maple:
==> flow/design.v <==
module sort_reg #(parameter DATA_WIDTH =8)(
    input logic clk,
    input logic rst,
    input logic clr,
    input logic GT_in,
    input logic [DATA_WIDTH-1:0] data_in,
    input logic [DATA_WIDTH-1:0] prev_data,
    input logic data_rdy,
    output logic [DATA_WIDTH-1:0] data_out,
    output logic GT
);
logic [DATA_WIDTH-1:0] data_out_d;
logic [DATA_WIDTH-1:0] data_out_q;
assign GT = (data_in >data_out_q);
assign data_out = data_out_q;
always_ff@(posedge clk or posedge rst)begin
    if(rst)begin
        data_out_q <= 'b0;
    end else if(clr) begin
        data_out_q <= 'b0;
    end else begin
        data_out_q <= data_out_d;
    end
end
always_comb begin
    if(data_rdy) begin
        if(GT && GT_in)begin
            data_out_d = prev_data;
        end else if(GT && !GT_in) begin
            data_out_d = data_in;
        end else begin
            data_out_d = data_out_q;
        end
    end else begin
        data_out_d = data_out_q;
    end
end
endmodule
module median_calc #(parameter POPSIZE = 100,DATA_WIDTH = 8)(
    input logic clk,
    input logic rst,
    input logic [DATA_WIDTH-1:0] data_in,
    input logic data_rdy,
    output [DATA_WIDTH-1:0] median,
    output data_vld
);
logic [DATA_WIDTH-1:0] data_out_array[POPSIZE:0];
logic GT_array[POPSIZE:0];
logic [$clog2(POPSIZE):0] counter_d;
logic [$clog2(POPSIZE):0] counter_q;
logic [DATA_WIDTH-1:0] median_d;
logic [DATA_WIDTH-1:0] median_q;
logic data_vld_q;
logic data_vld_d;
logic reg_rst;
logic [DATA_WIDTH-1:0] data_in_d;
logic [DATA_WIDTH-1:0] data_in_q;
logic data_rdy_d;
logic data_rdy_q;
logic reg_rst_d;
logic reg_rst_q;
assign reg_rst = reg_rst_q;
assign data_rdy_d = data_rdy;
assign data_in_d = data_in;
assign GT_array[POPSIZE] = 0;
assign data_vld = data_vld_q;
assign median = median_q;
genvar i;
generate
  for (i = 0; i < POPSIZE; i++) begin : instance_gen
    if (i == 0) begin
      sort_reg #(
        .DATA_WIDTH(DATA_WIDTH)
      ) instance_0 (
        .clk(clk),
        .rst(rst),
        .clr(reg_rst),
        .GT_in(1'b0),
        .data_in(data_in),
        .prev_data('b0),
        .data_out(data_out_array[0]),
        .GT(GT_array[0]),
        .data_rdy(data_rdy)
      );
    end else begin
      sort_reg #(
        .DATA_WIDTH(DATA_WIDTH)
      ) instance_i (
        .clk(clk),
        .rst(rst),
        .clr(reg_rst),
        .GT_in(GT_array[i-1]),  
        .data_in(data_in),
        .prev_data(data_out_array[i-1]),  
        .data_out(data_out_array[i]),
        .GT(GT_array[i]),
        .data_rdy(data_rdy)
      );
    end
  end
endgenerate
always_ff@(posedge clk or posedge rst)begin
    if(rst)begin
        counter_q <= 'b0;
        median_q <= 'b0;
        data_vld_q <= 'b0;
        data_in_q <= 'b0;
        data_rdy_q <='b0;
        reg_rst_q <= 'b0;
    end else begin
        data_in_q <=data_in_d;
        data_rdy_q <=data_rdy_d;
        counter_q <= counter_d;
        median_q <= median_d;
        data_vld_q <= data_vld_d;
        reg_rst_q <= reg_rst_d;
    end
end
always_comb begin
    reg_rst_d = 'b0;
        data_vld_d = 'b0;
        counter_d = counter_q;
        median_d = median_q;
        if (counter_q == POPSIZE) begin
            median_d = (POPSIZE % 2 == 0) ? data_out_array[POPSIZE/2 - 1] : data_out_array[POPSIZE/2];
            reg_rst_d = 'b1;
            data_vld_d = 'b1;
            counter_d = 'b0;
        end else if(counter_q == 0) begin
            reg_rst_d ='b0;
        end
        if (data_rdy) begin
            counter_d = counter_q + 1;
        end
    end
endmodule
Settings: LEC_CHECK=0, ABC_AREA=1, CAP_MARGIN=20, CORE_ASPECT_RATIO=0.92, CORE_MARGIN=2, CORE_UTILIZATION=72, PLACE_DENSITY=0.6, SETUP_SLACK_MARGIN=0.77, SLEW_MARGIN=20; clock period 2.75 ns.
run.sh (not shown) runs the stock make flow with config.mk's settings and CLKGATE_MAP_FILE=.
In maple the implementation ran to completion but is not tape-out ready, as the final checks report negative setup slack.
Input-level comparison between onyx and maple:
diff --git a/flow/config.mk b/flow/config.mk
--- a/flow/config.mk
+++ b/flow/config.mk
@@ -7,9 +7,8 @@
 export LEC_CHECK = 0
-export ABC_AREA = 1
 export CAP_MARGIN = 20
-export CORE_ASPECT_RATIO = 0.92
 export CORE_MARGIN = 2
-export CORE_UTILIZATION = 72
+export CORE_UTILIZATION = 68
+export CTS_CLUSTER_DIAMETER = 139
+export MAX_ROUTING_LAYER = met4
 export PLACE_DENSITY = 0.6
-export SETUP_SLACK_MARGIN = 0.77
 export SLEW_MARGIN = 20
==> flow/constraint.sdc <==
create_clock -name core_clock -period 3.29 [get_ports {clk}]
set_input_delay 0.6580 -clock core_clock [delete_from_list [all_inputs] [get_ports {clk}]]
set_output_delay 0.6580 -clock core_clock [all_outputs]
set_load 0.01 [all_outputs]
Findings:
- onyx against maple; chip area from the yosys synthesis statistics is down by a little under 10%.
- Higher post-synthesis to final-layout area growth among maple and onyx: maple
- Summary of onyx over maple: smallest setup slack after layout up 560 ps; post-detailed-routing wire length down 33 mm.
- In the tables for maple and onyx, net switching share of the total power reads lower with onyx.
- From maple to onyx the numbers moved as follows: combinational power share moved down, slew at the pin closest to its max-slew limit saw a decrease, final worst hold slack saw an increase, overall routing resource usage now smaller.
- onyx: all stages complete, timing, DRC and antenna checks passed
[inputs] lagoon vs onyx
diff --git a/flow/config.mk b/flow/config.mk
--- a/flow/config.mk
+++ b/flow/config.mk
@@ -7,8 +7,6 @@
 export LEC_CHECK = 0
-export CAP_MARGIN = 20
+export CAP_MARGIN = 40
 export CORE_MARGIN = 2
-export CORE_UTILIZATION = 68
-export CTS_CLUSTER_DIAMETER = 139
+export CORE_UTILIZATION = 44
 export MAX_ROUTING_LAYER = met4
-export PLACE_DENSITY = 0.6
 export SLEW_MARGIN = 20
==> flow/constraint.sdc <==
create_clock -name core_clock -period 3.5 [get_ports {clk}]
set_input_delay 0.7000 -clock core_clock [delete_from_list [all_inputs] [get_ports {clk}]]
set_output_delay 0.7000 -clock core_clock [all_outputs]
set_load 0.01 [all_outputs]
==> comparison <==
Every run (onyx and lagoon) finished clean.
onyx -> lagoon: total I/O pin count delta 0, exact match
Compared with onyx, lagoon shows a core utilization that is 26 points lower.
Cell type of the slowest stage on the worst timing path = dfrtp_4: onyx; cell type of the slowest stage on the worst timing path = o21ba_1: lagoon
Higher largest net degree at the start of global routing among onyx and lagoon: lagoon
Here is what was changed in the inputs of zinc compared with lagoon.
diff --git a/flow/config.mk b/flow/config.mk
--- a/flow/config.mk
+++ b/flow/config.mk
@@ -7,6 +7,6 @@
 export LEC_CHECK = 0
-export CAP_MARGIN = 40
+export CAP_MARGIN = 20
 export CORE_MARGIN = 2
-export CORE_UTILIZATION = 44
-export MAX_ROUTING_LAYER = met4
+export CORE_UTILIZATION = 58
+export PLACE_DENSITY = 0.6
 export SLEW_MARGIN = 20
==> flow/constraint.sdc <==
create_clock -name core_clock -period 3.33 [get_ports {clk}]
set_input_delay 0.6660 -clock core_clock [delete_from_list [all_inputs] [get_ports {clk}]]
set_output_delay 0.6660 -clock core_clock [all_outputs]
set_load 0.01 [all_outputs]
### Flow results
zinc finished end to end and its layout was clean on timing, DRC and antenna.
Looking at wire length on met2 across lagoon and zinc, the one that comes out lower is zinc.
zinc vs. lagoon: slew at the pin closest to its max-slew limit has increased, number of nets in the finished design has decreased, chip area in the Yosys report has remained practically unchanged, clock tree buffer count of the final layout has increased, setup slack has decreased.
More vias were needed by lagoon than by zinc.
Looking at start point of the critical path, the data_vld_q$_DFF_PP0_ result is from zinc; the data_in[0] one comes from lagoon.
Across both runs, final cell count was lower for zinc than for lagoon.
The lower sequential share of cell area came out of lagoon.
The clock network latency to the later pin of the worst-skew pair on zinc is in line with that on lagoon.
No activity file was given, so power comes from the tool's default toggle rates.
